== job 2536 ==
## ALU_TOP
module ALU_TOP 
#( parameter OP_DATA_WIDTH = 16 ,
             Arith_OUT_WIDTH = OP_DATA_WIDTH + OP_DATA_WIDTH ,            
             Logic_OUT_WIDTH = OP_DATA_WIDTH ,
             Shift_OUT_WIDTH = OP_DATA_WIDTH ,
             CMP_OUT_WIDTH = 3 
)
(
input  wire [OP_DATA_WIDTH-1:0]    A   ,
input  wire [OP_DATA_WIDTH-1:0]    B   ,
input  wire [3:0]                  ALU_FUNC ,
input  wire                        CLK ,
output wire [Arith_OUT_WIDTH-1:0]  Arith_OUT,
output wire                        Carry_OUT,
output wire                        Arith_Flag,
output wire [Logic_OUT_WIDTH-1:0]  Logic_OUT,
output wire                        Logic_Flag,
output wire [Shift_OUT_WIDTH-1:0]  Shift_OUT,
output wire                        Shift_Flag,
output wire [CMP_OUT_WIDTH-1:0]    CMP_OUT,
output wire                        CMP_Flag
);
For scale: ~5,700 cells after synthesis, ~70 flip-flops, about 36,000 sq um of cells after synthesis.
Settings: LEC_CHECK=0, ABC_AREA=1, CAP_MARGIN=40, CORE_MARGIN=2, CORE_UTILIZATION=72, CTS_CLUSTER_DIAMETER=395, CTS_CLUSTER_SIZE=98, PLACE_DENSITY=0.43, SLEW_MARGIN=20; clock period 122.0 ns.
run.sh (not shown) runs the stock make flow with config.mk's settings and CLKGATE_MAP_FILE=.
> inputs changed (job 2536 -> job 3855)
- CAP_MARGIN now 20, was 40
- PLACE_DENSITY no longer set, was 0.43
- CTS_CLUSTER_SIZE no longer set, was 98
- ABC_AREA no longer set, was 1
- CTS_CLUSTER_DIAMETER no longer set, was 395
- CORE_UTILIZATION now 68, was 72
- MAX_ROUTING_LAYER now met4, previously not set
- the clock period (ns, I/O delays scaled along) now 95.1, was 122.0
--- outcome ---
In job 3855 the implementation completed, yet the final layout does not meet the checks, the culprit being setup timing. Job 2536 and job 3855 ended up with nearly the same flip-flop count. Looking only at number of gates resized after CTS, and setting everything else aside, the higher value of job 2536 and job 3855 goes to job 3855. Changes observed in job 3855 relative to job 2536: wire length went up by 15%, worst hold margin went down by 5510 ps, met1 wire length went up by 8.4%, design area went up by 3200 sq um, non-clock buffer count went up by 376.
> inputs changed (job 3855 -> job 4900)
- MAX_ROUTING_LAYER no longer set, was met4
- CORE_UTILIZATION now 40, was 68
- the clock period (ns, I/O delays scaled along) now 102.0, was 95.1
## What came out
Per the final summary, job 4900 finished and its layout is clean on timing, DRC and antenna.
Area taken by flip-flops and latches came out exactly the same in job 3855 and job 4900.
Layout clock buffer count | job 4900 above job 3855
When job 4900 is measured against job 3855, its biggest cell delay along the critical path turns out 20 ps higher.
Compared with job 3855, job 4900 shows quantity of gates resized following cts lower by 88.
NOTE ratio of routed vias to standard cells job 3855->job 4900 decreased by more than 10%
[compare] base=job 3855 new=job 4900: finished layout cell area now sits lower; number of buffers inserted to repair setup after CTS saw a decrease; final worst slack saw an increase; chip area now sits higher.

== oak ==
ALU_TOP again, from the RTL that the note above started with.
make LEC_CHECK=0 CAP_MARGIN=20 CORE_MARGIN=2 CORE_UTILIZATION=70 MAX_ROUTING_LAYER=met4 SLEW_MARGIN=20 finish   # period 87.3 ns
oak did not finish; a tool error ended it in clock tree synthesis (4_1_cts).
#### Input delta (pine over oak)
Settings: MAX_ROUTING_LAYER no longer set, was met4; CORE_UTILIZATION now 40, was 70; the clock period (ns, I/O delays scaled along) now 105.0, was 87.3.
[summary]
- Diff pine and oak: number of cell rows higher in pine
- Simple-gate portion of the synthesized area: pine vs oak identical
- Synthesized netlist cell count: pine vs oak identical
- pine has completed all stages; timing, DRC and antenna checks passed.
- Stage in which a tool error killed oak: clock tree synthesis (4_1_cts).
- Cell total after placement of pine falls short of that of oak by a little under 10%.
- For die span in x, dividing the value from pine by the value from oak gives 1.3.
- For the core utilization at floorplan, pine came in 31 points lower than oak did.
- Comparing oak against pine, there is no change at all in area of the mapped netlist.
- Diff pine and oak: die area lower in oak
- Compared with oak, HPWL reported at the end of detailed placement in pine decreased by more than a quarter.
- Going from oak to pine, post-synthesis xor/xnor area fraction ~0 delta; die outline height went up.
Input-level comparison between birch and pine:
Settings: CORE_MARGIN now 6, was 2; CTS_CLUSTER_DIAMETER now 129, previously not set; PLACE_DENSITY now 0.55, previously not set; CORE_ASPECT_RATIO now 1.53, previously not set; GPL_TIMING_DRIVEN now 0, previously not set; CORE_UTILIZATION now 52, was 40; MAX_ROUTING_LAYER now met4, previously not set; ABC_AREA now 1, previously not set; CELL_PAD_IN_SITES_DETAIL_PLACEMENT now 2, previously not set; TNS_END_PERCENT now 90, previously not set; CTS_CLUSTER_SIZE now 86, previously not set.
Flow for birch halted at detailed placement (3_5_place_dp), error code DPL-0033.
Measured against birch, the yosys synthesis chip area of pine comes out at 0.946 times the reference value.
Between pine and birch, the proportion of synthesized area in mux cells is higher for pine.
As far as register bit total from synthesis goes, pine and birch are indistinguishable; the numbers are identical.
Going from pine to birch, floorplan die height +about 14%, number of instances in the synthesized netlist saw an increase.
Port buffer count: pine vs birch identical
Area after synthesis on birch is up relative to pine.
Inputs modified between birch and maple:
Settings: a change of CORE_ASPECT_RATIO from 1.53 to 0.5; a deleted CELL_PAD_IN_SITES_DETAIL_PLACEMENT that had been 2; an added SETUP_SLACK_MARGIN of -2.0; a deleted ABC_AREA that had been 1; a change of CORE_UTILIZATION from 52 to 42; a change of CTS_CLUSTER_SIZE from 86 to 14; a change of CORE_MARGIN from 6 to 2; an added GPL_ROUTABILITY_DRIVEN of 0; a change of TNS_END_PERCENT from 90 to 5; a deleted CTS_CLUSTER_DIAMETER that had been 129; a deleted GPL_TIMING_DRIVEN that had been 0; an added CELL_PAD_IN_SITES_GLOBAL_PLACEMENT of 1; a deleted PLACE_DENSITY that had been 0.55; a deleted MAX_ROUTING_LAYER that had been met4.
Notes after the runs:
Changes observed in maple relative to birch: portion of the post-synthesis area used by sequential elements now larger; cell count listed in synth_stat.txt now sits lower.
Row cell area after synthesis: maple lower / birch higher
Comparing maple and birch, fraction of the mapped netlist area in simple logic gates is lower on maple.
maple ended with every stage complete and zero timing, DRC or antenna violations.
